Setup of v47:
==> flow/design.v (excerpt) <==
module cordic_pipelined(clk, z0, xn, yn);
  parameter z_width = 12; 
  parameter iter_width = 17;   
  input clk;
  input signed [z_width:0] z0;
  output reg signed [iter_width:0] xn, yn;
  parameter N = 10;  
  reg [(N-1):0] d;
  wire signed [iter_width:0] x [N:0];
  wire signed [iter_width:0] y [N:0];
  wire signed [z_width:0] z [N:0];
  reg signed [z_width:0] z_start;
  assign x[0] = 'b01_0011_0110_1110_1001;   
  assign y[0] = 0;
  assign z[0] = z_start;
  reg [(N-1):0] flip;
  wire flip_in;
  assign flip_in = ((z0[z_width]==1) && (z0 < 'h1A60)) || 
   	((z0[z_width]==0) && (z0 > 'h05A0));    
  always @ (posedge clk)
    flip <= {flip[(N-2):0], flip_in};
  always @ (flip, x[N], y[N]) begin
    if (flip[N-1]) begin    
  	xn = ~( x[N]-1 );  
	yn = ~( y[N]-1 );  
    end
    else begin		 
	xn = x[N];	 
	yn = y[N];	 
    end
  end
  always @ (z0) begin
    if (((z0[z_width]==1) && (z0 < 'h1A60)) || 
   	((z0[z_width]==0) && (z0 > 'h05A0))) begin    
	if (z0[z_width] == 1) begin 			 
	    z_start = z0 + 'hB40; 	   
	end
	else begin
	    z_start = z0 - 'hB40;	   
	end
    end
    else begin
	z_start = z0; 
    end
  end
  wire signed [z_width:0] arctan [(N-1):0];
  assign arctan[0] = 'b0_0010_1101_0000;  
  assign arctan[1] = 'b0_0001_1010_1001;  
  assign arctan[2] = 'b0_0000_1110_0000;  
  ...
make LEC_CHECK=0 ABC_AREA=1 CAP_MARGIN=5 CELL_PAD_IN_SITES_DETAIL_PLACEMENT=2 CORE_ASPECT_RATIO=1.23 CORE_MARGIN=2 CORE_UTILIZATION=52 CTS_CLUSTER_DIAMETER=208 GPL_TIMING_DRIVEN=1 HOLD_SLACK_MARGIN=0.21 PLACE_DENSITY=0.36 SETUP_SLACK_MARGIN=0.81 SLEW_MARGIN=15 finish   # period 6.32 ns
run.sh (not shown) runs the stock make flow with config.mk's settings and CLKGATE_MAP_FILE=.
v47 | ERROR | detailed placement (3_5_place_dp)
Setup changes, v47 to v58
Settings: CORE_ASPECT_RATIO removed (was 1.23); GPL_TIMING_DRIVEN removed (was 1); CTS_CLUSTER_DIAMETER removed (was 208); CORE_UTILIZATION changed from 52 to 64; CELL_PAD_IN_SITES_DETAIL_PLACEMENT removed (was 2); PLACE_DENSITY removed (was 0.36); SETUP_SLACK_MARGIN removed (was 0.81); ABC_AREA removed (was 1); CTS_CLUSTER_SIZE newly set to 62; HOLD_SLACK_MARGIN removed (was 0.21); CAP_MARGIN changed from 5 to 20; SLEW_MARGIN changed from 15 to 20; the clock period (ns, I/O delays scaled along) changed from 6.32 to 3.69.
Findings:
v58 closes out successfully: all stages finished, all timing, DRC and antenna checks passed.
Going from v47 to v58, the placeable core region was found to have gone down by about 20%.
Delta (v58 minus v47): routability-driven placement congestion ratio now smaller; synthesized area now smaller; sequential share of the synthesized area now larger.
Delta (v58 minus v47): chip area in the Yosys report shrank by 300 sq um, mean instance size in the synthesized netlist increased 13%.
v47 fits on a die that is larger than the die of v58.
The count of distinct cell types in the synthesized netlist reported for v58 is greater than that of v47 by 28.
--- input diff v58..v20 ---
Settings: CORE_UTILIZATION: 64 -> 70; HOLD_SLACK_MARGIN: unset -> -0.1; CAP_MARGIN: 20 -> 0.
[compare] base=v58 new=v20: number of well taps lower, worst setup slack decreased by 0.013 ns relative to the old numbers, sequential-to-total area share from yosys stat roughly the same, violation count after the first detailed-routing iteration climbed 225, wire length per cell went up by 5.5%.

* * *

The RTL this note starts from:
==> flow/design.v <==
`timescale 1ns/100ps
module cordic_stage(clk, x_i, y_i, z_i, x_o, y_o, z_o, arctan);
  parameter z_width = 12; 
  parameter iter_width = 17;  	 
  parameter i=0;  		 
  input signed [z_width:0] arctan;
  input clk;
  input signed [iter_width:0] x_i, y_i;
  input signed [z_width:0] z_i;
  output [iter_width:0] x_o, y_o;
  output [z_width:0] z_o;
  reg d;
  reg signed [iter_width:0] x_o, x_next;
  reg signed [iter_width:0] y_o, y_next;
  reg signed [z_width:0] z_o, z_next;
  always @ (posedge clk)
    begin
      x_o <= x_next;
      y_o <= y_next;
      z_o <= z_next; 
    end
  always @(*)
    begin    
      d = (z_i[11] == 0) ? 0 : 1;
      if(d == 0) begin
        x_next = x_i - (y_i >>> i);
        y_next = y_i + (x_i >>> i);
        z_next = z_i - arctan;
      end
      else begin
        x_next = x_i + (y_i >>> i);
        y_next = y_i - (x_i >>> i);
        z_next = z_i + arctan;
      end
  end
endmodule
`timescale 1ns/100ps
module cordic_pipelined(clk, z0, xn, yn);
  parameter z_width = 12; 
  parameter iter_width = 17;   
  input clk;
  input signed [z_width:0] z0;
  output reg signed [iter_width:0] xn, yn;
  parameter N = 10;  
  reg [(N-1):0] d;
  wire signed [iter_width:0] x [N:0];
  wire signed [iter_width:0] y [N:0];
  wire signed [z_width:0] z [N:0];
  reg signed [z_width:0] z_start;
  assign x[0] = 'b01_0011_0110_1110_1001;   
  assign y[0] = 0;
  assign z[0] = z_start;
  reg [(N-1):0] flip;
  wire flip_in;
  assign flip_in = ((z0[z_width]==1) && (z0 < 'h1A60)) || 
   	((z0[z_width]==0) && (z0 > 'h05A0));    
  always @ (posedge clk)
    flip <= {flip[(N-2):0], flip_in};
  always @ (flip, x[N], y[N]) begin
    if (flip[N-1]) begin    
  	xn = ~( x[N]-1 );  
	yn = ~( y[N]-1 );  
    end
    else begin		 
	xn = x[N];	 
	yn = y[N];	 
    end
  end
  always @ (z0) begin
    if (((z0[z_width]==1) && (z0 < 'h1A60)) || 
   	((z0[z_width]==0) && (z0 > 'h05A0))) begin    
	if (z0[z_width] == 1) begin 			 
	    z_start = z0 + 'hB40; 	   
	end
	else begin
	    z_start = z0 - 'hB40;	   
	end
    end
    else begin
	z_start = z0; 
    end
  end
  wire signed [z_width:0] arctan [(N-1):0];
  assign arctan[0] = 'b0_0010_1101_0000;  
  assign arctan[1] = 'b0_0001_1010_1001;  
  assign arctan[2] = 'b0_0000_1110_0000;  
  assign arctan[3] = 'b0_0000_0111_0010;  
  assign arctan[4] = 'b0_0000_0011_1001;  
  assign arctan[5] = 'b0_0000_0001_1100;  
  assign arctan[6] = 'b0_0000_0000_1110;  
  assign arctan[7] = 'b0_0000_0000_0111;  
  assign arctan[8] = 'b0_0000_0000_0011;  
  assign arctan[9] = 'b0_0000_0000_0001;  
  genvar i;
  generate
    for(i=0; i<N; i=i+1)
      begin: stage_generate
        cordic_stage #(.i(i)) stage_i
        (
          .clk(clk), 
          .x_i(x[i]), .x_o(x[i+1]), 
          .y_i(y[i]), .y_o(y[i+1]), 
          .z_i(z[i]), .z_o(z[i+1]),
          .arctan(arctan[i])
        );
      end
  endgenerate
endmodule
export LEC_CHECK = 0
export CAP_MARGIN = 20
export CORE_MARGIN = 2
export CORE_UTILIZATION = 65
export SLEW_MARGIN = 20
create_clock -name core_clock -period 4.48 [get_ports {clk}]
The first run finished clean.
==> next run, changes <==
CORE_UTILIZATION = 72   (was 65)
CTS_CLUSTER_DIAMETER = 141   (was unset)
HOLD_SLACK_MARGIN = -0.06   (was unset)
PLACE_DENSITY = 0.64   (was unset)
clock period = 3.32 ns   (was 4.48 ns; I/O delays follow)
Outcome: With this change the flow finished with setup timing left. Wire length rose by well over a third. Worst setup slack degrades by 1.3 ns.
==> next run, changes <==
CORE_UTILIZATION = 70   (was 72)
CTS_CLUSTER_DIAMETER = unset   (was 141)
CTS_CLUSTER_SIZE = 36   (was unset)
HOLD_SLACK_MARGIN = unset   (was -0.06)
PLACE_DENSITY = unset   (was 0.64)
clock period = 3.62 ns   (was 3.32 ns; I/O delays follow)
=> Now the flow passed the timing, DRC and antenna checks. Final area decreases by 7.4%. Via count went down by 18%. Cell count drops by 4.5%. Setup slack improves by 0.98 ns.
==> next run, changes <==
CORE_UTILIZATION = 40   (was 70)
CTS_CLUSTER_SIZE = unset   (was 36)
clock period = 4.25 ns   (was 3.62 ns; I/O delays follow)
Final area falls by 0.73%.
Global-route usage falls by 16 points.
Synthesized cell count stays the same.
Via count falls by 7.5%.
Worst setup slack gets better by 0.14 ns.
Hold slack gets worse by 0.012 ns.
Final cell count rises by 8.8%.
Non-clock buffer count falls by 72.
Flip-flop count does not change.

* * *

== v6 ==
RTL: the design.v shown in full above, as it stands there.
Settings: LEC_CHECK=0, ABC_AREA=1, CAP_MARGIN=20, CORE_MARGIN=2, CORE_UTILIZATION=58, CTS_CLUSTER_DIAMETER=227, PLACE_DENSITY=0.35, SLEW_MARGIN=20; clock period 2.72 ns.
[flow] v6 | stages: complete | final checks: fail | reason: setup timing
> inputs changed (v6 -> v7)
- a deleted PLACE_DENSITY that had been 0.35
- a change of CORE_UTILIZATION from 58 to 31
- a deleted ABC_AREA that had been 1
- a deleted CTS_CLUSTER_DIAMETER that had been 227
- a change of the clock period (ns, I/O delays scaled along) from 2.72 to 4.25
--- outcome ---
- v7 finished end to end and its layout was clean on timing, DRC and antenna.
- v6 → v7: fraction of the cycle the final worst path needs fell 14 points, layout inverter count without the clock tree fell 179, via count fell about 22%.
- v7 vs. v6: fraction of the mapped netlist area in compound gates +2.5 points.

* * *

RTL: the design.v shown in full above, as it stands there.
export LEC_CHECK = 0
export CAP_MARGIN = 20
export CORE_MARGIN = 2
export CORE_UTILIZATION = 71
export CTS_CLUSTER_DIAMETER = 141
export PLACE_DENSITY = 0.35
export SETUP_SLACK_MARGIN = 0.96
export SLEW_MARGIN = 20
create_clock -name core_clock -period 3.32 [get_ports {clk}]
The starting point aborted during 5_1_grt with GRT-0232.
Then changed:
Settings changed: CORE_UTILIZATION 71 to 72, CTS_CLUSTER_DIAMETER 141 to not set, PLACE_DENSITY 0.35 to 0.67, SETUP_SLACK_MARGIN 0.96 to 0.45.
Clock period 3.32 ns to 3.54 ns, I/O delays scaled along.
This time the run produced a layout that fails on setup timing.
Die size came out lower by 1.4%.
Area after synthesis stays the same.
Synthesized cell count does not change.
Then changed:
Settings changed: CORE_UTILIZATION 72 to 70, CTS_CLUSTER_SIZE set to 36, PLACE_DENSITY 0.67 to 0.35, SETUP_SLACK_MARGIN 0.45 to 0.94.
Clock period 3.54 ns to 3.62 ns, I/O delays scaled along.
With this change the flow died in 5_1_grt.
Synthesized area is unchanged.
Synthesized cell count does not change.
Die size rose by 2.8%.
